[flow/config.mk]
export PLATFORM = sky130hd
export DESIGN_NAME = axi_lite_slave
export DESIGN_NICKNAME = axi_lite_slave
export VERILOG_FILES = /design/flow/design.v
export SDC_FILE = /design/flow/constraint.sdc
export NUM_CORES = 4
export LEC_CHECK = 0
export CAP_MARGIN = 20
export CELL_PAD_IN_SITES_DETAIL_PLACEMENT = 2
export CELL_PAD_IN_SITES_GLOBAL_PLACEMENT = 3
export CORE_MARGIN = 4
export CORE_UTILIZATION = 21
export CTS_CLUSTER_SIZE = 65
export GPL_ROUTABILITY_DRIVEN = 1
export GPL_TIMING_DRIVEN = 0
export MAX_ROUTING_LAYER = met5
export MIN_ROUTING_LAYER = met2
export PLACE_DENSITY = 0.93
export SLEW_MARGIN = 20
export TNS_END_PERCENT = 95
[flow/constraint.sdc]
create_clock -name core_clock -period 3.0 [get_ports {aclk}]
set_input_delay 0.6000 -clock core_clock [delete_from_list [all_inputs] [get_ports {aclk}]]
set_output_delay 0.6000 -clock core_clock [all_outputs]
set_load 0.01 [all_outputs]
[flow/design.v]
module axi_lite_slave (
    input  logic        aclk,
    input  logic        aresetn,
    input  logic        awvalid,
    output logic        awready,
    input  logic [31:0] awaddr,
    input  logic        wvalid,
    output logic        wready,
    input  logic [31:0] wdata,
    input  logic [3:0]  wstrb,
    output logic        bvalid,
    input  logic        bready,
    output logic [1:0]  bresp,
    input  logic        arvalid,
    output logic        arready,
    input  logic [31:0] araddr,
    output logic        rvalid,
    input  logic        rready,
    output logic [31:0] rdata,
    output logic [1:0]  rresp
);
logic [31:0] registers [16];
wire [31:0] debug_reg0 = registers[0];
wire [31:0] debug_reg1 = registers[1];
wire [31:0] debug_reg2 = registers[2];
wire [31:0] debug_reg3 = registers[3];
wire [31:0] debug_reg4 = registers[4];
wire [31:0] debug_reg5 = registers[5];
typedef enum logic [1:0] {
    W_IDLE, W_WAIT_DATA, W_RESP
} write_state_t;
write_state_t write_state;
logic [31:0] write_addr_reg;
logic [1:0] bresp_reg;
logic [1:0] rresp_reg;
logic [31:0] rdata_reg;
always_ff @(posedge aclk or negedge aresetn) begin
    if (!aresetn) begin
        write_state <= W_IDLE;
        awready <= 1'b1;        
        wready <= 1'b0;
        bvalid <= 1'b0;
        write_addr_reg <= 32'h0;
        bresp_reg <= 2'b00;     
        for (int i = 0; i < 16; i++) registers[i] <= 32'h0;
    end else begin
        case (write_state)
            W_IDLE: begin
                awready <= 1'b1;
                if (awvalid && awready) begin
                    write_addr_reg <= awaddr;
                    write_state <= W_WAIT_DATA;
                    awready <= 1'b0;
                    wready <= 1'b1;
                    bresp_reg <= (awaddr[5:2] < 16) ? 2'b00 : 2'b10;
                end
            end
            W_WAIT_DATA: begin
                if (wvalid && wready) begin
                    if (write_addr_reg[5:2] < 16) begin
                        for (int i = 0; i < 4; i++) begin
                            if (wstrb[i])
                                registers[write_addr_reg[5:2]][i*8 +: 8] <= wdata[i*8 +: 8];
                        end
                    end
                    write_state <= W_RESP;
                    wready <= 1'b0;
                    bvalid <= 1'b1;
                end
            end 
            W_RESP: begin
                if (bvalid && bready) begin
                    bvalid <= 1'b0;
                    write_state <= W_IDLE;
                end
            end
        endcase
    end
end
always_ff @(posedge aclk or negedge aresetn) begin
    if (!aresetn) begin
        arready <= 1'b1;
        rvalid <= 1'b0;
        rresp_reg <= 2'b00;      
        rdata_reg <= 32'h0;     
    end else begin
        if (arvalid && arready) begin
            rdata_reg <= (araddr[5:2] < 16) ? registers[araddr[5:2]] : 32'hDEADBEEF;
            rresp_reg <= (araddr[5:2] < 16) ? 2'b00 : 2'b10;
            arready <= 1'b0;
            rvalid <= 1'b1;
        end else if (rvalid && rready) begin
            rvalid <= 1'b0;
            arready <= 1'b1;
        end
    end
end
assign bresp = bresp_reg;
assign rresp = rresp_reg;
assign rdata = rdata_reg;
endmodule
[flow/run.sh]
#!/bin/bash
# the make line also repeats each setting of config.mk as NAME=value (left out here)
make -C /OpenROAD-flow-scripts/flow DESIGN_CONFIG=/design/flow/config.mk WORK_HOME=/design/flow/orfs CLKGATE_MAP_FILE= finish
==> impl_metrics.ini, run 1 <==
; implementation run metrics
[place]
post_dp_cell_area_mm2 = 0.0279
gp_congestion = 0.963
port_buffers = 86
dp_cells = 3519
hpwl_um = 67000

[clock_tree]
cts_tree = done
numCtsBuffers = 59
clk_pin_slew_worst_paths_ns = 0.06
clock_sinks = 556
cts_buffer_depth = 3
worstSkewPairLatency_ns = 0.73
cts_root_buf = clkbuf_16
htree_levels = 2

[critical_path]
r2r_cells = 5
endpoint_kind = register
endpoint = rdata_reg[31]$_DFFE_PN0P_
required_ns = 3.60
cp_max_fo = 10
r2r_start = write_addr_reg[4]$_DFFE_PN0P_
path_buffers = 2
criticalPathCategory = primary input to register
path_depth = 7
reg2reg_slack_ns = -0.17
cp_slowest_cell = clkbuf_1
cp_top_family = buffers and inverters
r2r-end = registers[12][7]$_DFFE_PN0P_
slowest_delay_ns = 0.82
setup.worst_path.start_class = primary input
path_cells = clkdlybuf4s50_1, nor2b_1, clkbuf_1, o2bb2ai_1, a221o_1, o21ai_0, a31oi_1
arrival_ns = 3.77
startpoint = araddr[2]

[synthesis]
synthMuxAreaShare_pct = 25.0
yosysSeqAreaShare_pct = 55.8
top_logic_kind = multiplexers
ys_types = 53
ys_sh_simple_pct = 5.10
ys_ff = 556
aoi_share_pct = 11.5
synth-xor-area-share_pct = 0
async_reset_ff_share_pct = 100
netlist_area_mm2 = 0.0249
fa_ha_area_share_pct = 0
yosysWarnings = 2
common_cells = dfrtp_1 (553), mux2_2 (497), nand2_1 (94), a22oi_1 (86), clkbuf_1 (78)
synth_top_flop_cell = dfrtp_1
ys_cells = 1887
synth_area_leader_cell = dfrtp_1
area_leaders = dfrtp_1 (56%), mux2_2 (22%), a22oi_1 (2.6%)
syn-instance-count = 1887
synth.avg_cell_area_um2 = 13.2
yosys_area_mm2 = 0.0249
synth.top_cell.area_share_pct = 55.5
most_common_cell = dfrtp_1
synth-edff-count = 0

[sta]
finalCritPeriodShare_pct = 106
max_freq_ghz = 0.315
holdWs_ns = 0.460
worst_pin_slew_ns = 1.41
worst_slack_ns = -0.177
slew_headroom_pct = 6.20
slew_violations = 0
hold_violations = 0
finClkSkew_ns = 0.101
setup_viol = 50
fin_crit_ns = 3.18

[layout]
syn2layout_area_growth_pct = 21.5
stdcell_area_mm2 = 0.0303
layout.cells.non_filler = 3646
fin_nets = 2152

[floorplanning]
core_area_mm2 = 0.118
die_y_um = 353
chipWidth_um = 353
fp_util_pct = 21.1
pin_count = 148
chipArea_mm2 = 0.124
rows = 126

[pwr]
comb_power_share_pct = 10.6
seqPwrFrac_pct = 42.8
p_leak_nw = 13.9
p_int_mw = 13.3
comb-power_mw = 1.94
powerClk_mw = 8.54
switchingPower_mw = 5.05
p_sw_share_pct = 27.5
p_per_area_mw_per_mm2 = 605
power.group.top = clock
total_power_mw = 18.3
p_seq_mw = 7.84
power_frac_clock_pct = 46.6
vdd.ir_drop.worst_mv = 0.478

[detailed_routing]
via_per_inst = 6.80
wl_um = 111000
wl_per_cell_um = 30.3
vias = 24783
drc_errors = 0
first_pass_iters = 20
drt-initial-drc-count = 5749
ant_nets = 0

[grt]
grt_use_total_pct = 26.0
grt_max_degree = 101
antenna_found_initial = 0
grt_pass1_vias = 29643
grt-ovfl-total = 0
grt_pass1_wl_um = 157000

[hold_path]
hold_class = primary input to async pin

[outcome]
status = finished with violations
so.violations = setup timing

[run]
warning_count = 86
drv_cap = 0
[timing repair]
item | CTS | global route
endpoints found under the setup margin | 24 | 32
setup buffers | 0 | 0
hold buffers | 1 | 0
resized | 12 | 45
pin swaps | 0 | 0
endpoints found under the hold margin | 40 | 0
[per-stage QoR]
stage,worst slack (ns),setup TNS [ns],util (%)
6_report,-0.177,-4.36,25.7
5_1_grt,-0.0119,-0.0119,25.6
4_1_cts,0.00130,0,25.5
3_5_place_dp,-1.24,-28.40,23.7
3_3_place_gp,-23.76,-,23.5
2_1_floorplan,0.962,0,-
[metal layers]
layer	part of all wire (%)	track usage (%)
met2	47	29.9
met4	12	9.93
met1	0	-
met3	40	32.6
met5	1.2	13.0
[cell type report]
type,instances,area [um^2]
timing repair buffer,96,1080
buffer,136,664
fill,12587,87600
antenna,18,45.0
tap,1536,1920
multi-input combinational,1193,10500
clock buffer,83,1670
inverter,3,11.3
sequential,556,13900
clock inverter,25,508
==> inputs of run 2 (changes only) <==
Settings changed: ABC_AREA from default to 1, CELL_PAD_IN_SITES_DETAIL_PLACEMENT 2 to default, CELL_PAD_IN_SITES_GLOBAL_PLACEMENT 3 to default, CORE_MARGIN 4 to 2, CORE_UTILIZATION 21 to 72, CTS_CLUSTER_SIZE 65 to 41, GPL_ROUTABILITY_DRIVEN 1 to default, GPL_TIMING_DRIVEN 0 to default, HOLD_SLACK_MARGIN from default to 0.29, MAX_ROUTING_LAYER met5 to default, MIN_ROUTING_LAYER met2 to default, PLACE_DENSITY 0.93 to 0.78, SETUP_SLACK_MARGIN from default to -0.13, TNS_END_PERCENT 95 to default.
Clock period 3.0 ns to 1.37 ns, I/O delays scaled along.
==> impl_metrics.ini, run 2 <==
; implementation run metrics
[pwr]
seqPwrFrac_pct = 46.2
p_leak_nw = 15.8
powerClk_mw = 16.1
p_seq_mw = 20.0
power.group.top = registers
comb-power_mw = 7.21
vdd.ir_drop.worst_mv = 1.39
power_frac_clock_pct = 37.2
p_per_area_mw_per_mm2 = 1410
comb_power_share_pct = 16.6
switchingPower_mw = 12.6
p_int_mw = 30.7
p_sw_share_pct = 29.1

[place]
gp_congestion = 0.889
place_ws_ns = -0.778
port_buffers = 87
hpwl_um = 45500
post_dp_cell_area_mm2 = 0.0280

[detailed_routing]
wl_um = 82300
drc_errors = 0
insertedDiodeCount = 0
via_per_inst = 6.60
ant_nets = 0
first_pass_iters = 8
drt-initial-drc-count = 3551
vias = 24576
wl_per_cell_um = 22.1

[grt]
grt_most_used_layer = met2
grt_use_total_pct = 43.7
grt_pass1_wl_um = 123000
gr-usage-met3_pct = 9.14
use_met1_pct = 55.2
antenna_found_initial = 0
use_met2_pct = 70.3
grt_pass1_vias = 24123
grt_max_degree = 74
grt-ovfl-total = 0

[clock_tree]
clk_pin_slew_worst_paths_ns = 0.07
cts_tree = done
cts_root_buf = clkbuf_16
worstSkewPairLatency_ns = 0.61
cts_buffer_depth = 3
clock_sinks = 556
numCtsBuffers = 54
htree_levels = 2

[synthesis]
synth.avg_cell_area_um2 = 8.05
synth.top_cell.area_share_pct = 56.1
ys_types = 20
most_common_cell = nand2_1
ys_sh_simple_pct = 26.7
synthMuxAreaShare_pct = 0
synth_area_leader_cell = dfrtp_1
fa_ha_area_share_pct = 0
ys_cells = 3060
top_logic_kind = simple AND/OR/NAND/NOR gates
netlist_area_mm2 = 0.0246
yosysWarnings = 2
area_leaders = dfrtp_1 (56%), nand2_1 (18%), o21ai_0 (11%)
synth_top_flop_cell = dfrtp_1
yosysSeqAreaShare_pct = 56.5
synth-edff-count = 0
aoi_share_pct = 12.0
yosys_area_mm2 = 0.0246
async_reset_ff_share_pct = 100
synth-xor-area-share_pct = 0
common_cells = nand2_1 (1,180), o21ai_0 (555), dfrtp_1 (553), nand3_1 (294), nor2_1 (153)
ys_ff = 556
syn-instance-count = 3060

[outcome]
so.violations = setup timing
status = finished with violations

[sta]
rsz0062_at_grt = yes
worst_pin_slew_ns = 0.790
hold_violations = 0
fin_crit_ns = 1.71
setup_viol = 579
max_freq_ghz = 0.586
slew_violations = 0
finalCritPeriodShare_pct = 125
finClkSkew_ns = 0.0175
slew_headroom_pct = 47.3
worst_slack_ns = -0.337

[floorplanning]
fp_util_pct = 73.3
pin_count = 148
chipWidth_um = 189
die_y_um = 189
core_area_mm2 = 0.0336
chipArea_mm2 = 0.0357
rows = 67

[critical_path]
setup.worst_path.start_class = register
reg2reg_slack_ns = -0.34
slowest_delay_ns = 0.45
arrival_ns = 2.20
r2r-end = registers[12][30]$_DFFE_PN0P_
endpoint = registers[12][30]$_DFFE_PN0P_
r2r_start = write_addr_reg[3]$_DFFE_PN0P_
path_buffers = 3
cp_max_fo = 16
path_depth = 7
startpoint = write_addr_reg[3]$_DFFE_PN0P_
required_ns = 1.86
cp_top_family = buffers and inverters
endpoint_kind = register
path_cells = inv_2, nand2_4, nor2_2, buf_4, nand2_1, buf_12, o21ai_0
cp_slowest_cell = dfrtp_1
r2r_cells = 7
criticalPathCategory = register to register

[layout]
comb_area_mm2 = 0.00997
fill_cells = 1389
regArea_mm2 = 0.0139
fin_nets = 3334
syn2layout_area_growth_pct = 24.4
stdcell_area_mm2 = 0.0307

[hold_path]
hold_class = primary input to async pin

[run]
warning_count = 86
drv_cap = 0
-- run 2: metal layers --
metal / part of all wire, % / wire length (um)
met1: 34 / 27800
met2: 47 / 39000
met3: 13 / 10300
met4: 6.3 / 5180
met5: 0 / 0
-- run 2: cell type report --
class	count	share of cell area [%]
sequential	556	45.4
multi-input combinational	2231	32.5
timing repair buffer	302	13.0
clock buffer	73	5.21
tap	448	1.83
clock inverter	29	1.08
inverter	82	1.02
-- run 2: stage by stage --
| step | hold WS (ns) | util [%] | TNS (ns) | std cells | power [mW] |
|---|---|---|---|---|---|
| floorplan | -0.0216 | - | -18.60 | 3063 | 22.7 |
| global placement | 0.135 | 83.2 | -218.93 | 3588 | 25.6 |
| detailed placement | 0.138 | 83.2 | -233.73 | 3588 | 26.0 |
| finish | 0.335 | 91.2 | -86.77 | 3721 | 43.3 |
| CTS | 0.291 | 89.2 | -51.98 | 3708 | 42.1 |
| global route | 0.317 | 91.2 | -106.43 | 3721 | 44.6 |
-- run 2: repair_timing --
| item | in CTS | in global routing |
|---|---|---|
| gates resized | 172 | 222 |
| hold endpoints to repair | 557 | 1 |
| pin swaps | 4 | 14 |
| buffers inserted | 15 | 2 |
| cloned | 0 | 11 |
| hold buffers | 3 | 1 |
| setup endpoints to repair | 306 | 510 |
==> inputs of run 3 (changes only) <==
Settings changed: ABC_AREA 1 to 0, CELL_PAD_IN_SITES_DETAIL_PLACEMENT from default to 1, CELL_PAD_IN_SITES_GLOBAL_PLACEMENT from default to 0, CORE_ASPECT_RATIO from default to 0.75, CORE_MARGIN 2 to 5, CORE_UTILIZATION 72 to 59, CTS_CLUSTER_DIAMETER from default to 375, CTS_CLUSTER_SIZE 41 to 25, GPL_ROUTABILITY_DRIVEN from default to 0, GPL_TIMING_DRIVEN from default to 1, HOLD_SLACK_MARGIN 0.29 to 0.04, MAX_ROUTING_LAYER from default to met5, MIN_ROUTING_LAYER from default to met2, PLACE_DENSITY 0.78 to default, PLACE_DENSITY_LB_ADDON from default to 0.15, SETUP_SLACK_MARGIN -0.13 to 0.05, TNS_END_PERCENT from default to 35.
Clock period 1.37 ns to 3.93 ns, I/O delays scaled along.
==> impl_metrics.ini, run 3 <==
; implementation run metrics
[synthesis]
yosys_area_mm2 = 0.0249
ys_cells = 1887
yosysWarnings = 2
synth.top_cell.area_share_pct = 55.5
synthMuxAreaShare_pct = 25.0
netlist_area_mm2 = 0.0249
ys_ff = 556
synth.avg_cell_area_um2 = 13.2
ys_sh_simple_pct = 5.10
most_common_cell = dfrtp_1
synth-xor-area-share_pct = 0
aoi_share_pct = 11.5
ys_types = 53
synth-edff-count = 0
synth_top_flop_cell = dfrtp_1
synth_area_leader_cell = dfrtp_1
async_reset_ff_share_pct = 100
syn-instance-count = 1887
yosysSeqAreaShare_pct = 55.8
area_leaders = dfrtp_1 (56%), mux2_2 (22%), a22oi_1 (2.6%)
fa_ha_area_share_pct = 0
common_cells = dfrtp_1 (553), mux2_2 (497), nand2_1 (94), a22oi_1 (86), clkbuf_1 (78)
top_logic_kind = multiplexers

[pwr]
power.group.top = registers
p_per_area_mw_per_mm2 = 386
power_frac_clock_pct = 31.1
p_seq_mw = 5.96
p_leak_nw = 13.0
switchingPower_mw = 2.89
vdd.ir_drop.worst_mv = 0.368
comb_power_share_pct = 12.3
powerClk_mw = 3.28
p_sw_share_pct = 27.5
p_int_mw = 7.64
comb-power_mw = 1.29
seqPwrFrac_pct = 56.6

[sta]
worst_pin_slew_ns = 1.05
worst_slack_ns = 0.761
max_freq_ghz = 0.316
fin_crit_ns = 3.17
rsz0062_at_grt = no
hold_violations = 0
setup_viol = 0
finClkSkew_ns = 0.0383
slew_headroom_pct = 29.7
finalSetupTns_ns = 0
slew_violations = 0
finalCritPeriodShare_pct = 80.6

[floorplanning]
fp_util_pct = 59.5
pin_count = 148
core_area_mm2 = 0.0419
chipWidth_um = 247
chipArea_mm2 = 0.0465
rows = 65
die_y_um = 188

[clock_tree]
clk_pin_slew_worst_paths_ns = 0.11
cts_buffer_depth = 3
numCtsBuffers = 26
clock_sinks = 556
cts_root_buf = clkbuf_16
ctsHoldBuffers = 0
worstSkewPairLatency_ns = 0.64
htree_levels = 1
ctsResizeCount = 0
cts_tree = done
post-cts-setup-buffers = 0

[detailed_routing]
vias = 23244
drc_errors = 0
via_per_inst = 9.23
first_pass_iters = 10
drt-initial-drc-count = 5590
ant_nets = 0
wl_um = 81400
wl_per_cell_um = 32.3

[critical_path]
r2r-end = registers[4][7]$_DFFE_PN0P_
cp_slowest_cell = nor4_1
cp_max_fo = 27
slowest_delay_ns = 0.87
cp_top_family = simple AND/OR/NAND/NOR gates
path_depth = 6
startpoint = araddr[4]
criticalPathCategory = primary input to register
endpoint = rdata_reg[25]$_DFFE_PN0P_
r2r_cells = 4
path_buffers = 2
arrival_ns = 3.63
required_ns = 4.39
setup.worst_path.start_class = primary input
endpoint_kind = register
reg2reg_slack_ns = 1.06
path_cells = buf_2, buf_12, nand2_1, o22ai_1, nor4_1, o21ai_1
r2r_start = write_addr_reg[5]$_DFFE_PN0P_

[layout]
syn2layout_area_growth_pct = 9.49
fin_nets = 2036

[place]
port_buffers = 87
place_ws_ns = 0.490
hpwl_um = 51900

[grt]
grt_pass1_wl_um = 123000
grt_use_total_pct = 51.0
antenna_found_initial = 0
grt_pass1_vias = 27839
grt-ovfl-total = 0
grt_max_degree = 93

[hold_path]
hold_class = primary input to async pin

[run]
drv_cap = 0
warning_count = 82

[outcome]
status = complete, no violations
run 3: layer usage:
| metal | vias to the layer above | GRT usage [%] | part of all wire, % |
|---|---|---|---|
| met5 | - | 31.8 | 1.4 |
| met4 | 54 | 16.7 | 13 |
| met3 | 1162 | 65.7 | 40 |
| met2 | 7200 | 58.9 | 46 |
| met1 | 7792 | - | 0 |
| li1 | 7036 | - | - |
run 3: cell type report:
type | instances | area, um^2
multi-input combinational | 1193 | 10400
tap | 569 | 712
antenna | 1 | 2.50
timing repair buffer | 149 | 1450
fill | 3987 | 14600
clock inverter | 2 | 36.3
clock buffer | 46 | 726
sequential | 556 | 13900
inverter | 3 | 11.3
run 3: per-stage QoR:
stage                     util, %  std cells  hold slack [ns]  power (mW)  cell area (um^2)
after floorplan                 -       1890            0.450        6.51             24900
after global placement       63.3       2469            0.462        7.24             26500
after detailed placement     63.3       2469            0.480        7.29             26500
after CTS                    65.1       2517            0.229        10.4             27300
after global routing         65.2       2518            0.271        10.8             27300
final                        65.2       2519            0.215        10.5             27300
==> inputs of run 4 (changes only) <==
Settings changed: ABC_AREA 0 to 1, CELL_PAD_IN_SITES_DETAIL_PLACEMENT 1 to default, CELL_PAD_IN_SITES_GLOBAL_PLACEMENT 0 to default, CORE_ASPECT_RATIO 0.75 to default, CORE_MARGIN 5 to 2, CORE_UTILIZATION 59 to 72, CTS_CLUSTER_DIAMETER 375 to 397, CTS_CLUSTER_SIZE 25 to 97, GPL_ROUTABILITY_DRIVEN 0 to default, GPL_TIMING_DRIVEN 1 to default, HOLD_SLACK_MARGIN 0.04 to 0.05, MAX_ROUTING_LAYER met5 to default, MIN_ROUTING_LAYER met2 to default, PLACE_DENSITY from default to 0.39, PLACE_DENSITY_LB_ADDON 0.15 to default, SETUP_SLACK_MARGIN 0.05 to 0.07, TNS_END_PERCENT 35 to default.
Clock period 3.93 ns to 1.37 ns, I/O delays scaled along.
==> impl_metrics.ini, run 4 <==
; flow metrics
[synthesis]
most_common_cell = nand2_1
yosysSeqAreaShare_pct = 56.5
top_logic_kind = simple AND/OR/NAND/NOR gates
ys_types = 20
synth-xor-area-share_pct = 0
area_leaders = dfrtp_1 (56%), nand2_1 (18%), o21ai_0 (11%)
syn-instance-count = 3060
netlist_area_mm2 = 0.0246
ys_sh_simple_pct = 26.7
fa_ha_area_share_pct = 0
ys_cells = 3060
synth_top_flop_cell = dfrtp_1
synth_area_leader_cell = dfrtp_1
yosysWarnings = 2
synthMuxAreaShare_pct = 0
synth.avg_cell_area_um2 = 8.05
common_cells = nand2_1 (1,180), o21ai_0 (555), dfrtp_1 (553), nand3_1 (294), nor2_1 (153)
async_reset_ff_share_pct = 100
ys_ff = 556
aoi_share_pct = 12.0
synth-edff-count = 0
synth.top_cell.area_share_pct = 56.1
yosys_area_mm2 = 0.0246

[floorplanning]
chipWidth_um = 189
rows = 67
pin_count = 148
fp_util_pct = 73.3
core_area_mm2 = 0.0336
chipArea_mm2 = 0.0357
die_y_um = 189

[clock_tree]
cts_buffer_depth = 3
numCtsBuffers = 9
clock_sinks = 556
htree_levels = 1
cts_root_buf = clkbuf_16

[place]
hpwl_um = 48000
place_ws_ns = -0.826
gp_congestion = 0.902
dp_cells = 3618
port_buffers = 87
post_dp_cell_area_mm2 = 0.0282

[outcome]
lastStage = global routing (5_1_grt)
status = stopped before the end
[run 4: what timing repair did]
action	4_1_cts
resized	633
hold buffers	1
setup buffers	56
gates cloned	28
pin swaps	35
endpoints found under the hold margin	525
setup endpoints to repair	582
[run 4: metrics by stage]
stage | hold WS, ns | total power, mW
floorplan | -0.0216 | 22.8
CTS | 0.0562 | 33.9
global placement | 0.159 | 25.8
detailed placement | 0.156 | 26.2
==> inputs of run 5 (changes only) <==
Settings changed: ABC_AREA 1 to default, CAP_MARGIN 20 to 40, CORE_UTILIZATION 72 to 70, CTS_CLUSTER_DIAMETER 397 to 56, CTS_CLUSTER_SIZE 97 to 49, HOLD_SLACK_MARGIN 0.05 to default, PLACE_DENSITY 0.39 to default, SETUP_SLACK_MARGIN 0.07 to 0.5.
Clock period 1.37 ns to 2.0 ns, I/O delays scaled along.
==> impl_metrics.ini, run 5 <==
; flow metrics
[floorplanning]
pin_count = 148
die_y_um = 193
fp_util_pct = 70.6
rows = 69
core_area_mm2 = 0.0353
chipWidth_um = 193
chipArea_mm2 = 0.0371

[synthesis]
top_logic_kind = multiplexers
ys_sh_simple_pct = 5.10
yosysSeqAreaShare_pct = 55.8
synth_top_flop_cell = dfrtp_1
yosys_area_mm2 = 0.0249
netlist_area_mm2 = 0.0249
most_common_cell = dfrtp_1
common_cells = dfrtp_1 (553), mux2_2 (497), nand2_1 (94), a22oi_1 (86), clkbuf_1 (78)
synth.avg_cell_area_um2 = 13.2
area_leaders = dfrtp_1 (56%), mux2_2 (22%), a22oi_1 (2.6%)
synth-xor-area-share_pct = 0
ys_ff = 556
yosysWarnings = 2
syn-instance-count = 1887
fa_ha_area_share_pct = 0
ys_cells = 1887
synth-edff-count = 0
async_reset_ff_share_pct = 100
synth_area_leader_cell = dfrtp_1
ys_types = 53
synthMuxAreaShare_pct = 25.0
aoi_share_pct = 11.5
synth.top_cell.area_share_pct = 55.5

[clock_tree]
clock_sinks = 556
cts_buffer_depth = 3
cts_root_buf = clkbuf_16
htree_levels = 2
numCtsBuffers = 39

[place]
port_buffers = 87
place_ws_ns = -0.409
gp_congestion = 1.00
post_dp_cell_area_mm2 = 0.0300
hpwl_um = 52900

[grt]
grt_use_total_pct = 94.1
grt-ovfl-total = 1174

[outcome]
error_line = [ERROR GRT-0232] Routing congestion too high. Check the congestion heatmap in the GUI.
status = stopped before the end
lastStage = global routing (5_1_grt)
run 5: layer usage:
metal | global-route usage, % | GRT overflow
met5 | 61.3 | 4
met4 | 104 | 416
met2 | 107 | 683
met3 | 83.1 | 46
met1 | 89.0 | 25
run 5: timing repair:
action	CTS
pin swaps	55
gates cloned	2
setup endpoints to repair	581
gates resized	414
endpoints found under the hold margin	35
buffers inserted	77
hold buffers	1
run 5: per-stage QoR:
step,util [%],hold WS [ns],cells,TNS (ns)
floorplan,-,0.104,1890,0
global placement,84.9,0.301,2565,-103.14
detailed placement,84.9,0.300,2566,-116.45
CTS,93.9,0.282,2717,0
==> inputs of run 6 (changes only) <==
Settings changed: ABC_AREA from default to 1, CAP_MARGIN 40 to 20, CELL_PAD_IN_SITES_GLOBAL_PLACEMENT from default to 0, CORE_ASPECT_RATIO from default to 0.95, CTS_CLUSTER_DIAMETER 56 to 375, CTS_CLUSTER_SIZE 49 to 25, MAX_ROUTING_LAYER from default to met5, MIN_ROUTING_LAYER from default to met1, PLACE_DENSITY from default to 0.71, SETUP_SLACK_MARGIN 0.5 to 0.05, TNS_END_PERCENT from default to 100.
Clock period 2.0 ns to 2.1 ns, I/O delays scaled along.
==> impl_metrics.ini, run 6 <==
; implementation run metrics
[outcome]
status = complete, no violations

[synthesis]
syn-instance-count = 3060
netlist_area_mm2 = 0.0246
most_common_cell = nand2_1
synth.top_cell.area_share_pct = 56.1
synth.avg_cell_area_um2 = 8.05
synth_top_flop_cell = dfrtp_1
top_logic_kind = simple AND/OR/NAND/NOR gates
ys_types = 20
aoi_share_pct = 12.0
synth-xor-area-share_pct = 0
yosys_area_mm2 = 0.0246
synth-edff-count = 0
yosysWarnings = 2
common_cells = nand2_1 (1,180), o21ai_0 (555), dfrtp_1 (553), nand3_1 (294), nor2_1 (153)
area_leaders = dfrtp_1 (56%), nand2_1 (18%), o21ai_0 (11%)
async_reset_ff_share_pct = 100
synth_area_leader_cell = dfrtp_1
fa_ha_area_share_pct = 0
ys_sh_simple_pct = 26.7
yosysSeqAreaShare_pct = 56.5
ys_ff = 556
ys_cells = 3060
synthMuxAreaShare_pct = 0

[critical_path]
r2r_start = write_addr_reg[5]$_DFFE_PN0P_
setup.worst_path.start_class = register
r2r-end = registers[4][10]$_DFFE_PN0P_
cp_max_fo = 2
endpoint = rdata[4]
slowest_delay_ns = 0.57
path_buffers = 1
startpoint = rdata_reg[4]$_DFFE_PN0P_
endpoint_kind = output port
path_cells = clkdlybuf4s50_1
required_ns = 1.68
cp_slowest_cell = clkdlybuf4s50_1
arrival_ns = 1.61
path_depth = 1
criticalPathCategory = register to output port
reg2reg_slack_ns = 0.29
r2r_cells = 7
cp_top_family = buffers and inverters

[detailed_routing]
via_per_inst = 6.13
insertedDiodeCount = 0
wl_per_cell_um = 18.8
drc_errors = 0
vias = 22085
first_pass_iters = 7
drt-initial-drc-count = 2227
ant_nets = 0
wl_um = 67700

[sta]
slew_headroom_pct = 47.4
worst_pin_slew_ns = 0.787
hold_violations = 0
holdWs_ns = 0.319
max_freq_ghz = 0.493
slew_violations = 0
finalCritPeriodShare_pct = 96.5
fin_crit_ns = 2.03
setup_viol = 0
finClkSkew_ns = 0.0290
rsz0062_at_grt = no

[pwr]
power.group.top = registers
seqPwrFrac_pct = 57.6
comb_power_share_pct = 16.5
switchingPower_mw = 6.56
p_int_mw = 15.9
comb-power_mw = 3.70
vdd.ir_drop.worst_mv = 0.872
power_frac_clock_pct = 25.9
p_seq_mw = 12.9
powerClk_mw = 5.81
p_per_area_mw_per_mm2 = 795
p_sw_share_pct = 29.2
total_power_mw = 22.5
p_leak_nw = 14.4

[clock_tree]
clk_pin_slew_worst_paths_ns = 0.10
clock_sinks = 556
numCtsBuffers = 26
cts_tree = done
worstSkewPairLatency_ns = 0.61
cts_root_buf = clkbuf_16
htree_levels = 1
cts_buffer_depth = 3

[floorplanning]
pin_count = 148
fp_util_pct = 71.6
chipArea_mm2 = 0.0367
rows = 66
die_y_um = 187
chipWidth_um = 197
core_area_mm2 = 0.0344

[grt]
grt-ovfl-total = 0
antenna_found_initial = 0
grt_max_degree = 64
grt_pass1_vias = 21488
grt_use_total_pct = 37.8
grt_pass1_wl_um = 111000

[layout]
layout.cells.non_filler = 3601
syn2layout_area_growth_pct = 14.6
fin_nets = 3246

[place]
gp_congestion = 0.889
dp_cells = 3551
hpwl_um = 44000
port_buffers = 87

[run]
warning_count = 84
drv_cap = 0

[hold_path]
hold_class = primary input to async pin
run 6: area by class of cell:
| type | count | area [um^2] |
|---|---|---|
| clock buffer | 46 | 726 |
| multi-input combinational | 2231 | 9590 |
| timing repair buffer | 242 | 3110 |
| clock inverter | 2 | 36.3 |
| fill | 2228 | 6190 |
| inverter | 82 | 308 |
| sequential | 556 | 13900 |
| tap | 442 | 553 |
run 6: per-layer routing:
layer / part of all wire [%] / track usage (%) / vias to the layer above
li1: - / - / 10035
met1: 40 / 52.9 / 10636
met2: 48 / 61.4 / 1219
met3: 8.8 / 4.56 / 195
met4: 3.9 / 14.7 / 0
met5: 0 / 0 / -
run 6: metrics by stage:
stage | TNS (ns) | utilization [%] | worst slack (ns) | area (um^2)
3_3_place_gp | -15.30 | 79.7 | -0.544 | 27500
6_report | 0 | 82.0 | 0.0728 | 28200
2_1_floorplan | 0 | - | 0.644 | 24700
5_1_grt | 0 | 82.0 | 0.0510 | 28200
3_5_place_dp | -5.35 | 79.7 | -0.231 | 27500
4_1_cts | 0 | 82.0 | 0.0586 | 28200
run 6: repair_timing:
item,in CTS,in global routing
endpoints found under the setup margin,4,6
setup buffers,0,1
gates resized,4,2
hold buffers,1,0
endpoints found under the hold margin,26,0
==> inputs of run 7 (changes only) <==
Settings changed: ABC_AREA 1 to 0, CELL_PAD_IN_SITES_GLOBAL_PLACEMENT 0 to default, CORE_ASPECT_RATIO 0.95 to default, CORE_UTILIZATION 70 to 65, CTS_CLUSTER_DIAMETER 375 to default, CTS_CLUSTER_SIZE 25 to default, HOLD_SLACK_MARGIN from default to 0.05, MAX_ROUTING_LAYER met5 to default, MIN_ROUTING_LAYER met1 to default, PLACE_DENSITY 0.71 to 0.6, SETUP_SLACK_MARGIN 0.05 to default, TNS_END_PERCENT 100 to 5.
Clock period 2.1 ns to 2.55 ns, I/O delays scaled along.
==> impl_metrics.ini, run 7 <==
; implementation run metrics
[outcome]
status = complete, no violations

[sta]
slew_headroom_pct = 46.1
finClkSkew_ns = 0.0132
setup_viol = 0
slew_violations = 0
worst_pin_slew_ns = 0.807
max_freq_ghz = 0.451
finalCritPeriodShare_pct = 87.0
fin_crit_ns = 2.22
hold_violations = 0
holdWs_ns = 0.475
finalSetupTns_ns = 0
rsz0062_at_grt = no

[synthesis]
yosysSeqAreaShare_pct = 55.8
aoi_share_pct = 11.5
synth_area_leader_cell = dfrtp_1
yosysWarnings = 2
area_leaders = dfrtp_1 (56%), mux2_2 (22%), a22oi_1 (2.6%)
synth-xor-area-share_pct = 0
fa_ha_area_share_pct = 0
syn-instance-count = 1887
ys_sh_simple_pct = 5.10
synth.avg_cell_area_um2 = 13.2
top_logic_kind = multiplexers
synth-edff-count = 0
netlist_area_mm2 = 0.0249
most_common_cell = dfrtp_1
common_cells = dfrtp_1 (553), mux2_2 (497), nand2_1 (94), a22oi_1 (86), clkbuf_1 (78)
synth_top_flop_cell = dfrtp_1
ys_types = 53
yosys_area_mm2 = 0.0249
ys_ff = 556
async_reset_ff_share_pct = 100
synth.top_cell.area_share_pct = 55.5
synthMuxAreaShare_pct = 25.0
ys_cells = 1887

[pwr]
powerClk_mw = 8.19
p_leak_nw = 14.3
p_int_mw = 14.6
comb-power_mw = 1.89
p_sw_share_pct = 24.0
power.group.top = registers
total_power_mw = 19.3
seqPwrFrac_pct = 47.7
power_frac_clock_pct = 42.5
p_seq_mw = 9.20
p_per_area_mw_per_mm2 = 651
vdd.ir_drop.worst_mv = 0.729
comb_power_share_pct = 9.8
switchingPower_mw = 4.64

[layout]
layout.cells.non_filler = 2614
stdcell_area_mm2 = 0.0296
fin_nets = 2166
syn2layout_area_growth_pct = 18.9

[detailed_routing]
drc_errors = 0
insertedDiodeCount = 0
drt-initial-drc-count = 1387
via_per_inst = 6.71
vias = 17549
wl_per_cell_um = 26.5
first_pass_iters = 6
ant_nets = 0
wl_um = 69400

[place]
hpwl_um = 47000
port_buffers = 87
post_dp_cell_area_mm2 = 0.0278
gp_congestion = 0.882
dp_cells = 2512

[grt]
gr-usage-met3_pct = 6.25
grt_pass1_wl_um = 106000
grt_use_total_pct = 35.8
use_met1_pct = 51.0
grt_pass1_vias = 17634
use_met2_pct = 56.2
antenna_found_initial = 2
grt_most_used_layer = met2
grt-ovfl-total = 0
grt_max_degree = 71

[clock_tree]
clock_sinks = 556
worstSkewPairLatency_ns = 0.60
clk_pin_slew_worst_paths_ns = 0.06
htree_levels = 2
cts_root_buf = clkbuf_16
cts_tree = done
post-cts-setup-buffers = 0
ctsResizeCount = 0
numCtsBuffers = 55
cts_buffer_depth = 3

[run]
drv_cap = 0
warning_count = 84

[critical_path]
cp_top_family = flip-flops
cp_max_fo = 5
r2r_cells = 5
path_depth = 1
cp_slowest_cell = dfstp_2
r2r_start = write_addr_reg[3]$_DFFE_PN0P_
criticalPathCategory = register to output port
path_cells = clkdlybuf4s50_1
endpoint_kind = output port
r2r-end = registers[2][21]$_DFFE_PN0P_
required_ns = 2.04
startpoint = awready$_DFFE_PN1P_
reg2reg_slack_ns = 0.41
slowest_delay_ns = 0.56
arrival_ns = 1.71
endpoint = awready
setup.worst_path.start_class = register
path_buffers = 1

[floorplanning]
chipWidth_um = 200
rows = 71
chipArea_mm2 = 0.0399
pin_count = 148
fp_util_pct = 66.0
core_area_mm2 = 0.0378
die_y_um = 200

[hold_path]
hold_class = primary input to register
hold_depth = 3
min_from = rready
whs_endpoint = arready$_DFFE_PN1P_
[run 7: cell type report]
class | count | area, um^2
flip-flops and latches | 556 | 13900
multi-input cells | 1193 | 10400
fillers | 2377 | 8120
repair buffers | 250 | 2820
clock buffers | 83 | 1630
well taps | 511 | 639
clock inverters | 18 | 190
inverters | 3 | 11.3
[run 7: metrics by stage]
stage          utilization (%)  setup slack [ns]
2_1_floorplan                -             0.602
3_3_place_gp              73.6            0.0140
3_5_place_dp              73.6           -0.0271
4_1_cts                   78.5             0.308
5_1_grt                   78.5             0.283
6_report                  78.5             0.331
[run 7: routing by layer]
metal / part of all wire, % / routed length (um) / vias up
met4: 3.1 / 2180 / 2
li1: - / - / 7392
met3: 7.2 / 4980 / 135
met5: 0.019 / 13 / -
met2: 47 / 32600 / 701
met1: 43 / 29600 / 9319
[run 7: what timing repair did]
action                                  CTS  global route
endpoints found under the setup margin    0             0
hold endpoints to repair                 46             0
hold buffers                              1             0
==> inputs of run 8 (changes only) <==
Settings changed: ABC_AREA 0 to 1, CORE_ASPECT_RATIO from default to 1.02, CORE_UTILIZATION 65 to 19, MIN_ROUTING_LAYER from default to met2, PLACE_DENSITY 0.6 to 0.44, SETUP_SLACK_MARGIN from default to 0.2, TNS_END_PERCENT 5 to 60.
Clock period 2.55 ns to 1.76 ns, I/O delays scaled along.
==> impl_metrics.ini, run 8 <==
; implementation run metrics
[grt]
use_met1_pct = 0
use_met2_pct = 24.4
grt_most_used_layer = met3
grt_pass1_wl_um = 134000
grt_use_total_pct = 19.8
antenna_found_initial = 0
grt_max_degree = 64
grt-ovfl-total = 0
gr-usage-met3_pct = 26.3
grt_pass1_vias = 31872

[clock_tree]
numCtsBuffers = 57
cts_root_buf = clkbuf_16
clock_sinks = 556
cts_tree = done
cts_buffer_depth = 3
worstSkewPairLatency_ns = 0.64
clk_pin_slew_worst_paths_ns = 0.06
htree_levels = 2

[floorplanning]
fp_util_pct = 19.1
chipArea_mm2 = 0.133
die_y_um = 368
rows = 133
core_area_mm2 = 0.129
pin_count = 148
chipWidth_um = 361

[layout]
fill_cells = 14058
regArea_mm2 = 0.0139
fin_nets = 3410
comb_area_mm2 = 0.0102
syn2layout_area_growth_pct = 34.6

[place]
hpwl_um = 55500
place_ws_ns = -0.770
gp_congestion = 0.780
port_buffers = 87

[sta]
worst_pin_slew_ns = 0.683
max_freq_ghz = 0.613
finalCritPeriodShare_pct = 92.8
holdWs_ns = 0.219
worst_slack_ns = 0.128
slew_violations = 0
rsz0062_at_grt = yes
finClkSkew_ns = 0.0146
hold_violations = 0
setup_viol = 0
fin_crit_ns = 1.63
finalSetupTns_ns = 0
slew_headroom_pct = 54.4

[detailed_routing]
drt-initial-drc-count = 4058
ant_nets = 0
wl_per_cell_um = 18.2
drc_errors = 0
first_pass_iters = 6
via_per_inst = 6.05
vias = 30423
wl_um = 91700

[synthesis]
synth.top_cell.area_share_pct = 56.1
ys_ff = 556
yosysWarnings = 2
synth_area_leader_cell = dfrtp_1
synth_top_flop_cell = dfrtp_1
fa_ha_area_share_pct = 0
async_reset_ff_share_pct = 100
most_common_cell = nand2_1
area_leaders = dfrtp_1 (56%), nand2_1 (18%), o21ai_0 (11%)
yosysSeqAreaShare_pct = 56.5
aoi_share_pct = 12.0
ys_cells = 3060
synth-edff-count = 0
synth-xor-area-share_pct = 0
syn-instance-count = 3060
ys_types = 20
synthMuxAreaShare_pct = 0
synth.avg_cell_area_um2 = 8.05
ys_sh_simple_pct = 26.7
top_logic_kind = simple AND/OR/NAND/NOR gates
netlist_area_mm2 = 0.0246
common_cells = nand2_1 (1,180), o21ai_0 (555), dfrtp_1 (553), nand3_1 (294), nor2_1 (153)
yosys_area_mm2 = 0.0246

[pwr]
p_int_mw = 23.3
seqPwrFrac_pct = 46.2
p_seq_mw = 15.4
p_leak_nw = 16.2
switchingPower_mw = 10.1
p_per_area_mw_per_mm2 = 1010
comb-power_mw = 6.12
power.group.top = registers
p_sw_share_pct = 30.3
powerClk_mw = 11.9
power_frac_clock_pct = 35.5
comb_power_share_pct = 18.3
vdd.ir_drop.worst_mv = 0.679

[critical_path]
reg2reg_slack_ns = 0.13
cp_top_family = simple AND/OR/NAND/NOR gates
r2r_start = write_addr_reg[4]$_DFFE_PN0P_
startpoint = write_addr_reg[4]$_DFFE_PN0P_
slowest_delay_ns = 0.41
endpoint_kind = register
cp_max_fo = 16
cp_slowest_cell = dfrtp_1
criticalPathCategory = register to register
cpMostUsedCell = nand2_1
setup.worst_path.start_class = register
path_buffers = 3
r2r_cells = 8
required_ns = 2.25
endpoint = registers[9][8]$_DFFE_PN0P_
arrival_ns = 2.12
r2r-end = registers[9][8]$_DFFE_PN0P_
path_depth = 8
path_cells = inv_2, nand2_2, nor2_2, buf_6, nand2_1, buf_12, nand2_1, o21ai_0

[hold_path]
hold_class = primary input to async pin

[run]
drv_cap = 0
warning_count = 84

[outcome]
status = complete, no violations
run 8: layout make-up:
type	instances	area share [%]
well taps	1687	6.36
multi-input cells	2231	30.6
diodes	7	0.0528
flip-flops and latches	556	42.0
clock inverters	4	0.0604
clock buffers	86	5.05
inverters	82	0.973
repair buffers	375	14.9
run 8: routing by layer:
layer | part of all wire, % | routed length (um) | vias up
li1 | - | - | 10349
met1 | 0 | 0 | 11088
met2 | 52 | 47600 | 8391
met3 | 41 | 37600 | 583
met4 | 6.8 | 6240 | 12
met5 | 0.40 | 368 | -
run 8: timing repair:
action | CTS | global route
hold endpoints to repair | 285 | 0
cloned | 2 | 24
pin swaps | 4 | 25
hold buffers | 1 | 0
endpoints found under the setup margin | 258 | 558
gates resized | 191 | 199
setup buffers | 16 | 16
run 8: stage by stage:
stage	cells	total power, mW	instance area, um^2	utilization [%]
2_1_floorplan	3063	17.7	24700	-
5_1_grt	5021	35.0	33200	25.7
6_report	5028	33.4	33200	25.8
3_3_place_gp	4872	20.5	29900	23.3
4_1_cts	4981	32.4	31800	24.7
3_5_place_dp	4872	20.5	29900	23.3
==> inputs of run 9 (changes only) <==
Settings changed: CORE_ASPECT_RATIO 1.02 to default, CORE_UTILIZATION 19 to 61, MIN_ROUTING_LAYER met2 to default, PLACE_DENSITY 0.44 to 0.6, SETUP_SLACK_MARGIN 0.2 to default, TNS_END_PERCENT 60 to default.
Clock period 1.76 ns to 1.37 ns, I/O delays scaled along.
==> impl_metrics.ini, run 9 <==
; implementation run metrics
[synthesis]
ys_cells = 3060
top_logic_kind = simple AND/OR/NAND/NOR gates
synth-edff-count = 0
yosysWarnings = 2
synth.avg_cell_area_um2 = 8.05
most_common_cell = nand2_1
netlist_area_mm2 = 0.0246
synth_area_leader_cell = dfrtp_1
async_reset_ff_share_pct = 100
yosys_area_mm2 = 0.0246
yosysSeqAreaShare_pct = 56.5
synth.top_cell.area_share_pct = 56.1
synth-xor-area-share_pct = 0
area_leaders = dfrtp_1 (56%), nand2_1 (18%), o21ai_0 (11%)
common_cells = nand2_1 (1,180), o21ai_0 (555), dfrtp_1 (553), nand3_1 (294), nor2_1 (153)
ys_types = 20
aoi_share_pct = 12.0
fa_ha_area_share_pct = 0
ys_sh_simple_pct = 26.7
synthMuxAreaShare_pct = 0
syn-instance-count = 3060
ys_ff = 556
synth_top_flop_cell = dfrtp_1

[detailed_routing]
highest_layer = met4
wl_met1_um = 31500
first_pass_iters = 7
routed-wl-met3_um = 7080
vias = 23034
drt-initial-drc-count = 2520
ant_nets = 0
via_per_inst = 5.98
wl_met2_um = 37700
wl_um = 79100
wl_per_cell_um = 20.5
drc_errors = 0

[clock_tree]
worstSkewPairLatency_ns = 0.61
cts_root_buf = clkbuf_16
clk_pin_slew_worst_paths_ns = 0.06
clock_sinks = 556
cts_buffer_depth = 3
htree_levels = 2
cts_tree = done
numCtsBuffers = 56

[pwr]
p_int_mw = 30.5
vdd.ir_drop.worst_mv = 1.17
total_power_mw = 42.8
p_sw_share_pct = 28.7
power_frac_clock_pct = 35.3
power.group.top = registers
seqPwrFrac_pct = 46.5
switchingPower_mw = 12.3
powerClk_mw = 15.1
p_seq_mw = 19.9
p_leak_nw = 16.0
comb_power_share_pct = 18.2
comb-power_mw = 7.78
p_per_area_mw_per_mm2 = 1360

[floorplanning]
die_y_um = 205
chipWidth_um = 205
fp_util_pct = 61.9
core_area_mm2 = 0.0398
chipArea_mm2 = 0.0420
pin_count = 148
rows = 73

[sta]
finalCritPeriodShare_pct = 113
worst_pin_slew_ns = 0.725
slew_violations = 0
slew_headroom_pct = 51.6
fin_crit_ns = 1.55
rsz0062_at_grt = yes
setup_viol = 576
finClkSkew_ns = 0.0142
hold_violations = 0
holdWs_ns = 0.0956
max_freq_ghz = 0.646
worst_slack_ns = -0.177

[outcome]
status = finished with violations
so.violations = setup timing

[critical_path]
startpoint = wready$_DFFE_PN0P_
cp_max_fo = 16
r2r_start = wready$_DFFE_PN0P_
cp_slowest_cell = dfrtp_2
r2r_cells = 7
required_ns = 1.88
criticalPathCategory = register to register
arrival_ns = 2.06
path_depth = 7
setup.worst_path.start_class = register
endpoint_kind = register
slowest_delay_ns = 0.38
endpoint = registers[12][11]$_DFFE_PN0P_
reg2reg_slack_ns = -0.18
path_cells = buf_6, nand2_8, nor2_4, clkbuf_16, nand2_2, buf_12, o21ai_0
r2r-end = registers[12][11]$_DFFE_PN0P_
path_buffers = 3
cp_top_family = buffers and inverters

[layout]
syn2layout_area_growth_pct = 28.2
final_util_pct = 79.3
fin_nets = 3389

[grt]
grt_pass1_wl_um = 121000
antenna_found_initial = 1
grt_use_total_pct = 37.4
grt_pass1_vias = 22282
grt-ovfl-total = 0
grt_max_degree = 75

[place]
port_buffers = 87
gp_congestion = 0.878
place_ws_ns = -0.847
hpwl_um = 46900

[run]
warning_count = 87
drv_cap = 0

[hold_path]
hold_class = primary input to async pin
-- run 9: timing repair --
action                                  in CTS  in global routing
cloned                                       8                  9
hold endpoints to repair                   554                  0
setup buffers                               26                  7
pin swaps                                    9                 13
hold buffers                                 1                  0
endpoints found under the setup margin     581                583
gates resized                              294                245
-- run 9: final cells by class --
| cell class | count | area (um^2) |
|---|---|---|
| repair buffers | 355 | 4580 |
| flip-flops and latches | 556 | 13900 |
| diodes | 1 | 2.50 |
| clock inverters | 10 | 103 |
| inverters | 82 | 312 |
| fillers | 2710 | 8230 |
| multi-input cells | 2231 | 10300 |
| clock buffers | 91 | 1680 |
| well taps | 525 | 657 |
-- run 9: per-layer routing --
layer	global-route usage (%)	up-vias
met5	0	-
met4	15.1	0
met3	7.48	225
met2	59.5	1161
met1	50.8	11273
li1	-	10375
-- run 9: per-stage QoR --
| step | instance area [um^2] | std cells | setup TNS (ns) |
|---|---|---|---|
| 2_1_floorplan | 24700 | 3063 | -2.03 |
| 3_3_place_gp | 28400 | 3700 | -226.60 |
| 3_5_place_dp | 28400 | 3700 | -247.83 |
| 4_1_cts | 30800 | 3836 | -25.17 |
| 5_1_grt | 31600 | 3851 | -76.99 |
| 6_report | 31600 | 3851 | -46.56 |
==> inputs of run 10 (changes only) <==
Settings changed: ABC_AREA 1 to default, CORE_UTILIZATION 61 to 70, CTS_CLUSTER_DIAMETER from default to 56, CTS_CLUSTER_SIZE from default to 49, HOLD_SLACK_MARGIN 0.05 to 0.3, PLACE_DENSITY 0.6 to default, SETUP_SLACK_MARGIN from default to -0.14.
Clock period 1.37 ns to 1.41 ns, I/O delays scaled along.
==> impl_metrics.ini, run 10 <==
; implementation run metrics
[pwr]
p_per_area_mw_per_mm2 = 1010
power_frac_clock_pct = 37.3
comb-power_mw = 4.80
p_int_mw = 24.3
p_sw_share_pct = 29.3
powerClk_mw = 12.8
power.group.top = registers
comb_power_share_pct = 14.0
seqPwrFrac_pct = 48.7
total_power_mw = 34.3
p_seq_mw = 16.7
p_leak_nw = 16.0
vdd.ir_drop.worst_mv = 1.57
switchingPower_mw = 10.1

[sta]
setup_viol = 597
finalCritPeriodShare_pct = 152
rsz0062_at_grt = yes
hold_violations = 0
slew_violations = 0
worst_slack_ns = -0.736
fin_crit_ns = 2.15
slew_headroom_pct = 46.6
max_freq_ghz = 0.466
finalSetupTns_ns = -205.26
worst_pin_slew_ns = 0.801
finClkSkew_ns = 0.0264

[layout]
comb_area_mm2 = 0.0130
fin_nets = 2347
fill_cells = 661
stdcell_area_mm2 = 0.0339
syn2layout_area_growth_pct = 35.8
regArea_mm2 = 0.0139

[synthesis]
yosysWarnings = 2
yosys_area_mm2 = 0.0249
synth-xor-area-share_pct = 0
synth_area_leader_cell = dfrtp_1
ys_ff = 556
top_logic_kind = multiplexers
ys_types = 53
syn-instance-count = 1887
ys_sh_simple_pct = 5.10
async_reset_ff_share_pct = 100
aoi_share_pct = 11.5
fa_ha_area_share_pct = 0
netlist_area_mm2 = 0.0249
synth.avg_cell_area_um2 = 13.2
most_common_cell = dfrtp_1
common_cells = dfrtp_1 (553), mux2_2 (497), nand2_1 (94), a22oi_1 (86), clkbuf_1 (78)
synth_top_flop_cell = dfrtp_1
ys_cells = 1887
synth.top_cell.area_share_pct = 55.5
yosysSeqAreaShare_pct = 55.8
synthMuxAreaShare_pct = 25.0
area_leaders = dfrtp_1 (56%), mux2_2 (22%), a22oi_1 (2.6%)
synth-edff-count = 0

[hold_path]
min_from = araddr[2]
hold_depth = 4
hold_class = primary input to register
whs_endpoint = rdata_reg[30]$_DFFE_PN0P_

[detailed_routing]
drt-initial-drc-count = 3914
drc_errors = 0
wl_um = 114000
via_per_inst = 8.36
wl_per_cell_um = 41.8
first_pass_iters = 10
vias = 22865
ant_nets = 0

[critical_path]
endpoint = rdata_reg[0]$_DFFE_PN0P_
cp_slowest_cell = dfstp_2
required_ns = 1.88
arrival_ns = 2.62
path_depth = 7
cp_top_family = AND-OR/OR-AND gates
reg2reg_slack_ns = -0.74
r2r_start = arready$_DFFE_PN1P_
r2r-end = rdata_reg[0]$_DFFE_PN0P_
setup.worst_path.start_class = register
cp_max_fo = 6
r2r_cells = 7
criticalPathCategory = register to register
path_buffers = 2
endpoint_kind = register
path_cells = and2_4, buf_6, buf_12, o211ai_1, a221oi_2, o221ai_2, a2bb2oi_1
slowest_delay_ns = 0.57
startpoint = arready$_DFFE_PN1P_

[grt]
antenna_found_initial = 6
grt_pass1_wl_um = 143000
grt_use_total_pct = 53.1
grt-ovfl-total = 0
grt_max_degree = 74
grt_pass1_vias = 22045

[clock_tree]
cts_root_buf = clkbuf_16
numCtsBuffers = 39
clk_pin_slew_worst_paths_ns = 0.10
worstSkewPairLatency_ns = 0.59
clock_sinks = 556
cts_buffer_depth = 3
cts_tree = done
htree_levels = 2

[run]
warning_count = 88
drv_cap = 0

[floorplanning]
die_y_um = 193
chipWidth_um = 193
core_area_mm2 = 0.0353
chipArea_mm2 = 0.0371
fp_util_pct = 70.6
rows = 69
pin_count = 148

[place]
hpwl_um = 53700
post_dp_cell_area_mm2 = 0.0301
port_buffers = 87
gp_congestion = 0.952

[outcome]
so.violations = setup timing
status = finished with violations
==> run 10: metal layers <==
layer  GRT usage (%)  wire length (um)  up-vias
li1                -                 -     7776
met1            64.2             33900    10877
met2            81.1             48100     2869
met3            15.1             17800     1335
met4            40.5             14300        8
met5           0.275                91        -
==> run 10: area by class of cell <==
class | instances | area share, %
flip-flops and latches | 556 | 41.1
clock buffers | 46 | 3.12
well taps | 461 | 1.70
repair buffers | 445 | 14.8
clock inverters | 25 | 0.861
inverters | 3 | 0.0333
diodes | 3 | 0.0222
multi-input cells | 1195 | 38.4
==> run 10: through the flow <==
| step | utilization (%) | instances | hold slack [ns] | setup slack, ns |
|---|---|---|---|---|
| 6_report | 95.9 | 2734 | 0.334 | -0.736 |
| 5_1_grt | 95.9 | 2732 | 0.310 | -0.656 |
| 4_1_cts | 93.7 | 2700 | 0.305 | -0.460 |
| 3_5_place_dp | 85.2 | 2599 | 0.170 | -0.886 |
| 3_3_place_gp | 85.2 | 2599 | 0.170 | -0.852 |
| 2_1_floorplan | - | 1890 | -0.0136 | -0.302 |
==> run 10: what timing repair did <==
item	in CTS	in global routing
gates resized	349	139
setup buffers	46	35
cloned	1	1
hold buffers	5	1
pin swaps	57	51
hold endpoints to repair	556	16
endpoints found under the setup margin	580	587
==> inputs of run 11 (changes only) <==
Settings changed: ABC_AREA from default to 0, CELL_PAD_IN_SITES_DETAIL_PLACEMENT from default to 2, CELL_PAD_IN_SITES_GLOBAL_PLACEMENT from default to 0, CORE_ASPECT_RATIO from default to 1.26, CORE_UTILIZATION 70 to 40, CTS_CLUSTER_DIAMETER 56 to default, CTS_CLUSTER_SIZE 49 to 50, GPL_ROUTABILITY_DRIVEN from default to 0, GPL_TIMING_DRIVEN from default to 0, HOLD_SLACK_MARGIN 0.3 to 0.14, PLACE_DENSITY_LB_ADDON from default to 0.19, SETUP_SLACK_MARGIN -0.14 to default, TNS_END_PERCENT from default to 5.
Clock period 1.41 ns to 1.42 ns, I/O delays scaled along.
==> impl_metrics.ini, run 11 <==
; implementation run metrics
[place]
dp_cells = 2816
post_dp_cell_area_mm2 = 0.0277
port_buffers = 86
hpwl_um = 65500
place_ws_ns = -2.23

[sta]
setup_viol = 581
max_freq_ghz = 0.478
slew_headroom_pct = 14.9
finClkSkew_ns = 0.0469
rsz0062_at_grt = yes
finalSetupTns_ns = -257.97
slew_violations = 0
holdWs_ns = 0.00314
worst_pin_slew_ns = 1.28
finalCritPeriodShare_pct = 147
fin_crit_ns = 2.09
worst_slack_ns = -0.673
hold_violations = 0

[synthesis]
synthMuxAreaShare_pct = 25.0
synth_top_flop_cell = dfrtp_1
ys_cells = 1887
netlist_area_mm2 = 0.0249
ys_types = 53
fa_ha_area_share_pct = 0
synth-edff-count = 0
most_common_cell = dfrtp_1
synth-xor-area-share_pct = 0
async_reset_ff_share_pct = 100
ys_ff = 556
aoi_share_pct = 11.5
yosys_area_mm2 = 0.0249
yosysWarnings = 2
syn-instance-count = 1887
ys_sh_simple_pct = 5.10
common_cells = dfrtp_1 (553), mux2_2 (497), nand2_1 (94), a22oi_1 (86), clkbuf_1 (78)
synth_area_leader_cell = dfrtp_1
top_logic_kind = multiplexers
synth.avg_cell_area_um2 = 13.2
synth.top_cell.area_share_pct = 55.5
area_leaders = dfrtp_1 (56%), mux2_2 (22%), a22oi_1 (2.6%)
yosysSeqAreaShare_pct = 55.8

[detailed_routing]
drt-initial-drc-count = 2403
first_pass_iters = 5
ant_nets = 0
wl_um = 143000
drc_errors = 0
wl_per_cell_um = 47.5
vias = 21644
via_per_inst = 7.17

[critical_path]
path_cells = and2_4, buf_12, buf_12, o211ai_1, a221oi_2, o221ai_1, a2bb2oi_1
r2r_cells = 7
endpoint_kind = register
reg2reg_slack_ns = -0.67
required_ns = 1.96
slowest_delay_ns = 0.54
r2r-end = rdata_reg[4]$_DFFE_PN0P_
arrival_ns = 2.63
cp_slowest_cell = dfstp_2
endpoint = rdata_reg[4]$_DFFE_PN0P_
startpoint = arready$_DFFE_PN1P_
cp_max_fo = 7
cpMostUsedCell = buf_12
setup.worst_path.start_class = register
r2r_start = arready$_DFFE_PN1P_
criticalPathCategory = register to register
path_buffers = 2
cp_top_family = AND-OR/OR-AND gates
path_depth = 7

[clock_tree]
clk_pin_slew_worst_paths_ns = 0.07
worstSkewPairLatency_ns = 0.68
cts_buffer_depth = 3
ctsHoldBuffers = 7
htree_levels = 2
cts_root_buf = clkbuf_16
clock_sinks = 556
numCtsBuffers = 58
cts_tree = done

[floorplanning]
pin_count = 148
die_y_um = 284
rows = 102
fp_util_pct = 40.5
chipArea_mm2 = 0.0643
chipWidth_um = 226
core_area_mm2 = 0.0615

[grt]
grt_pass1_vias = 23045
grt_pass1_wl_um = 178000
grt-ovfl-total = 0
grt_max_degree = 99
grt_use_total_pct = 39.4
antenna_found_initial = 7

[pwr]
comb-power_mw = 4.55
p_leak_nw = 15.7
p_int_mw = 27.2
total_power_mw = 38.5
p_sw_share_pct = 29.4
p_seq_mw = 16.7
vdd.ir_drop.worst_mv = 0.907
p_per_area_mw_per_mm2 = 1160
powerClk_mw = 17.3
power.group.top = clock
comb_power_share_pct = 11.8
switchingPower_mw = 11.3
power_frac_clock_pct = 44.9
seqPwrFrac_pct = 43.3

[layout]
layout.cells.non_filler = 3017
stdcell_area_mm2 = 0.0331
syn2layout_area_growth_pct = 32.7
fill_cells = 5575
fin_nets = 2243
final_util_pct = 53.8

[run]
drv_cap = 0
warning_count = 87

[outcome]
so.violations = setup timing
status = finished with violations

[hold_path]
hold_class = primary input to async pin
run 11: area by class of cell:
cell class                      count  area [um^2]  area share, %
Antenna cell                        4         10.0         0.0303
Inverter                            3         11.3         0.0340
Timing Repair Buffer              186         2270           6.86
Tap cell                          832         1040           3.15
Buffer                            138         1110           3.36
Sequential cell                   556        13900           42.1
Clock buffer                       87         1720           5.20
Multi-Input combinational cell   1193        12700           38.5
Clock inverter                     18          262          0.791
run 11: repair_timing:
action / 4_1_cts / 5_1_grt
resized: 421 / 326
setup buffers: 50 / 30
cloned: 2 / 3
setup endpoints to repair: 586 / 648
pin swaps: 48 / 31
endpoints found under the hold margin: 210 / 108
run 11: routing by layer:
metal  share of wire (%)  vias to the layer above  track usage, %
met5               0.021                        -               0
li1                    -                     7561               -
met4                  11                        4            34.1
met2                  45                     1947            62.3
met1                  34                    11258            43.8
met3                 9.9                      874            10.6
==> inputs of run 12 (changes only) <==
Settings changed: ABC_AREA 0 to 1, CELL_PAD_IN_SITES_DETAIL_PLACEMENT 2 to default, CELL_PAD_IN_SITES_GLOBAL_PLACEMENT 0 to default, CORE_ASPECT_RATIO 1.26 to default, CORE_UTILIZATION 40 to 72, CTS_CLUSTER_DIAMETER from default to 234, CTS_CLUSTER_SIZE 50 to default, GPL_ROUTABILITY_DRIVEN 0 to default, GPL_TIMING_DRIVEN 0 to default, HOLD_SLACK_MARGIN 0.14 to 0.05, PLACE_DENSITY from default to 0.64, PLACE_DENSITY_LB_ADDON 0.19 to default, SETUP_SLACK_MARGIN from default to -0.09, TNS_END_PERCENT 5 to default.
Clock period 1.42 ns to 1.37 ns, I/O delays scaled along.
==> impl_metrics.ini, run 12 <==
; implementation run metrics
[outcome]
status = finished with violations
so.violations = setup timing

[critical_path]
r2r_start = write_addr_reg[4]$_DFFE_PN0P_
cpMostUsedCell = nand2_1
endpoint_kind = register
criticalPathCategory = register to register
r2r_cells = 8
slowest_delay_ns = 0.42
cp_slowest_cell = dfrtp_1
endpoint = registers[2][21]$_DFFE_PN0P_
setup.worst_path.start_class = register
path_cells = inv_2, nand2_4, nor2_4, buf_6, nand2_1, buf_12, nand2_1, o21ai_0
r2r-end = registers[2][21]$_DFFE_PN0P_
cp_max_fo = 16
path_depth = 8
startpoint = write_addr_reg[4]$_DFFE_PN0P_
cp_top_family = simple AND/OR/NAND/NOR gates
path_buffers = 3
arrival_ns = 2.13
required_ns = 1.82
reg2reg_slack_ns = -0.30

[pwr]
seqPwrFrac_pct = 46.4
comb-power_mw = 7.02
p_per_area_mw_per_mm2 = 1420
p_int_mw = 30.7
p_seq_mw = 20.0
p_leak_nw = 15.6
p_sw_share_pct = 28.9
power.group.top = registers
vdd.ir_drop.worst_mv = 1.40
comb_power_share_pct = 16.3
switchingPower_mw = 12.4
power_frac_clock_pct = 37.4
powerClk_mw = 16.1

[synthesis]
ys_ff = 556
synth.top_cell.area_share_pct = 56.1
aoi_share_pct = 12.0
most_common_cell = nand2_1
netlist_area_mm2 = 0.0246
ys_types = 20
top_logic_kind = simple AND/OR/NAND/NOR gates
common_cells = nand2_1 (1,180), o21ai_0 (555), dfrtp_1 (553), nand3_1 (294), nor2_1 (153)
yosysWarnings = 2
synth.avg_cell_area_um2 = 8.05
synth-xor-area-share_pct = 0
synth_area_leader_cell = dfrtp_1
synth-edff-count = 0
ys_sh_simple_pct = 26.7
synth_top_flop_cell = dfrtp_1
async_reset_ff_share_pct = 100
synthMuxAreaShare_pct = 0
yosys_area_mm2 = 0.0246
yosysSeqAreaShare_pct = 56.5
area_leaders = dfrtp_1 (56%), nand2_1 (18%), o21ai_0 (11%)
syn-instance-count = 3060
ys_cells = 3060
fa_ha_area_share_pct = 0

[grt]
grt-ovfl-total = 0
grt_pass1_vias = 24214
grt_pass1_wl_um = 124000
grt_max_degree = 74
grt_use_total_pct = 44.3
antenna_found_initial = 0

[clock_tree]
worstSkewPairLatency_ns = 0.61
htree_levels = 2
clk_pin_slew_worst_paths_ns = 0.07
cts_buffer_depth = 3
cts_root_buf = clkbuf_16
numCtsBuffers = 54
cts_tree = done
clock_sinks = 556

[run]
warning_count = 86
drv_cap = 0

[place]
hpwl_um = 45500
port_buffers = 87
place_ws_ns = -0.778
gp_congestion = 0.889
dp_cells = 3588

[sta]
fin_crit_ns = 1.67
finClkSkew_ns = 0.0173
rsz0062_at_grt = yes
finalCritPeriodShare_pct = 122
setup_viol = 577
hold_violations = 0
slew_violations = 0
worst_pin_slew_ns = 0.613
slew_headroom_pct = 59.1
max_freq_ghz = 0.597
worst_slack_ns = -0.305

[detailed_routing]
vias = 24045
wl_um = 79800
insertedDiodeCount = 0
drt-initial-drc-count = 3275
first_pass_iters = 9
via_per_inst = 6.47
ant_nets = 0
drc_errors = 0
wl_per_cell_um = 21.5

[floorplanning]
core_area_mm2 = 0.0336
fp_util_pct = 73.3
rows = 67
chipArea_mm2 = 0.0357
chipWidth_um = 189
pin_count = 148
die_y_um = 189

[layout]
layout.cells.non_filler = 3715
syn2layout_area_growth_pct = 23.2
comb_area_mm2 = 0.00987
fin_nets = 3328
fill_cells = 1492
regArea_mm2 = 0.0139

[hold_path]
hold_class = primary input to async pin
==> run 12: what timing repair did <==
action / CTS / global route
gates resized: 217 / 107
gates cloned: 3 / 2
pin swaps: 12 / 8
setup endpoints to repair: 471 / 529
hold endpoints to repair: 553 / 0
setup buffers: 17 / 3
hold buffers: 1 / 0
==> run 12: layout make-up <==
type / instances / share of cell area, %
repair buffers: 296 / 12.4
well taps: 448 / 1.85
clock inverters: 29 / 1.09
inverters: 82 / 1.03
clock buffers: 73 / 5.26
multi-input cells: 2231 / 32.5
flip-flops and latches: 556 / 45.9
==> run 12: through the flow <==
step                util [%]  total power [mW]  setup TNS (ns)  hold slack [ns]  cell area [um^2]
finish                  90.3              43.1          -79.03            0.121             30400
global route            90.3              44.4         -106.69            0.124             30400
CTS                     89.5              42.1          -42.89            0.115             30100
detailed placement      83.2              26.0         -233.73            0.138             28000
global placement        83.2              25.6         -218.93            0.135             28000
floorplan                  -              22.7          -18.60          -0.0216             24700
==> run 12: metal layers <==
| metal | global-route usage, % | part of all wire [%] |
|---|---|---|
| met4 | 25.7 | 5.6 |
| met3 | 9.95 | 12 |
| met2 | 71.5 | 48 |
| met1 | 55.6 | 35 |
| met5 | 0 | 0 |
Power and IR drop assume default switching activity.
